== job 6335 ==
// fpga3
module fpga3(
    input [3:0] SW,
    input rot_A, input rot_B, input rot_dwn,
    input BTN0, input BTN1, input BTN2,
    input reset, input clk,
    output [7:0] LED,
	 output R, output G, output B,
	 output h_sync, output v_sync
    );
clock: 26.9 ns
lec_check: 0
abc_area: 1
cap_margin: 20
cell_pad_in_sites_global_placement: 0
core_aspect_ratio: 0.92
core_margin: 2
core_utilization: 72
cts_cluster_diameter: 211
cts_cluster_size: 100
gpl_timing_driven: 1
hold_slack_margin: 0.29
max_routing_layer: met4
place_density_lb_addon: 0.06
setup_slack_margin: 2.31
slew_margin: 20
tns_end_percent: 35
run.sh (not shown) runs the stock make flow with config.mk's settings and CLKGATE_MAP_FILE=.
[flow] job 6335 | stages: complete | final checks: fail | reason: negative setup slack
Changes in job 114 relative to job 6335:
# job 6335
export LEC_CHECK = 0
export ABC_AREA = 1
export CAP_MARGIN = 20
export CELL_PAD_IN_SITES_GLOBAL_PLACEMENT = 0
export CORE_ASPECT_RATIO = 0.92
export CORE_MARGIN = 2
export CORE_UTILIZATION = 72
export CTS_CLUSTER_DIAMETER = 211
export CTS_CLUSTER_SIZE = 100
export GPL_TIMING_DRIVEN = 1
export HOLD_SLACK_MARGIN = 0.29
export MAX_ROUTING_LAYER = met4
export PLACE_DENSITY_LB_ADDON = 0.06
export SETUP_SLACK_MARGIN = 2.31
export SLEW_MARGIN = 20
export TNS_END_PERCENT = 35
create_clock -name core_clock -period 26.9 [get_ports {clk}]
# job 114
export LEC_CHECK = 0
export ABC_AREA = 1
export CAP_MARGIN = 20
export CORE_MARGIN = 2
export CORE_UTILIZATION = 72
export CTS_CLUSTER_DIAMETER = 147
export PLACE_DENSITY = 0.36
export SETUP_SLACK_MARGIN = 5.0
export SLEW_MARGIN = 20
create_clock -name core_clock -period 26.9 [get_ports {clk}]
Notes after the runs:
The final report for job 114 shows a completed flow and a layout that fails verification, specifically negative setup slack. Compared with job 6335, job 114 shows core utilization higher by 0.19 points. Post-layout worst setup margin: job 114 vs job 6335 up 0.022 ns.
Input changes introduced in job 6142 (baseline for comparison: job 114):
# job 114
export LEC_CHECK = 0
export ABC_AREA = 1
export CAP_MARGIN = 20
export CORE_MARGIN = 2
export CORE_UTILIZATION = 72
export CTS_CLUSTER_DIAMETER = 147
export PLACE_DENSITY = 0.36
export SETUP_SLACK_MARGIN = 5.0
export SLEW_MARGIN = 20
create_clock -name core_clock -period 26.9 [get_ports {clk}]
# job 6142
export LEC_CHECK = 0
export ABC_AREA = 1
export CAP_MARGIN = 5
export CORE_ASPECT_RATIO = 0.9
export CORE_MARGIN = 2
export CORE_UTILIZATION = 72
export CTS_CLUSTER_DIAMETER = 233
export MAX_ROUTING_LAYER = met4
export PLACE_DENSITY = 0.38
export SETUP_SLACK_MARGIN = 2.23
export SLEW_MARGIN = 20
export TNS_END_PERCENT = 40
create_clock -name core_clock -period 26.9 [get_ports {clk}]
[summary]
Status for job 6142 and job 114: no clean run
Job 114 finished every stage; the final checks, however, were not passed, the failures being negative setup slack.
To summarise job 6142: no stage aborted, but the layout did not pass its checks, failing on negative setup slack.
In job 6142 the transition time at the pin with the least slew margin turned out 0.21 ns higher than in job 114.
Relative to job 114, global-route usage has gone up in job 6142.
Compared with job 114, job 6142 shows a via count that is 185 lower.
As of job 6142, row count had fallen by a few percent compared to job 114.
Summary of job 6142 over job 114: final cell count shows a reduction of 26, routability congestion estimate from global placement shows an increase of about 4%, minimum setup slack in the final design shows an increase of 0.11 ns.
Job 6142 does better than job 114 on wire length of the first global-routing pass.
What job 1417 does differently from job 6142 at the input level:
# job 6142
export LEC_CHECK = 0
export ABC_AREA = 1
export CAP_MARGIN = 5
export CORE_ASPECT_RATIO = 0.9
export CORE_MARGIN = 2
export CORE_UTILIZATION = 72
export CTS_CLUSTER_DIAMETER = 233
export MAX_ROUTING_LAYER = met4
export PLACE_DENSITY = 0.38
export SETUP_SLACK_MARGIN = 2.23
export SLEW_MARGIN = 20
export TNS_END_PERCENT = 40
create_clock -name core_clock -period 26.9 [get_ports {clk}]
# job 1417
export LEC_CHECK = 0
export ABC_AREA = 1
export CAP_MARGIN = 20
export CORE_MARGIN = 2
export CORE_UTILIZATION = 72
export CTS_CLUSTER_DIAMETER = 233
export SLEW_MARGIN = 20
create_clock -name core_clock -period 34.1 [get_ports {clk}]
--- outcome ---
- Job 1417 completed every stage of the flow, and the final layout passed the timing, DRC and antenna checks.
- The higher clock-buffer cell count of job 6142 and job 1417 is in job 1417.
- Die size: job 1417 vs job 6142 — no meaningful difference
- Taking job 6142 as the reference point, the cell area of job 1417 falls by 3.3%.
- As far as I/O pin count goes, job 1417 and job 6142 are indistinguishable; the numbers are identical.
- Lower routability-driven placement congestion ratio goes to job 1417 over job 6142.
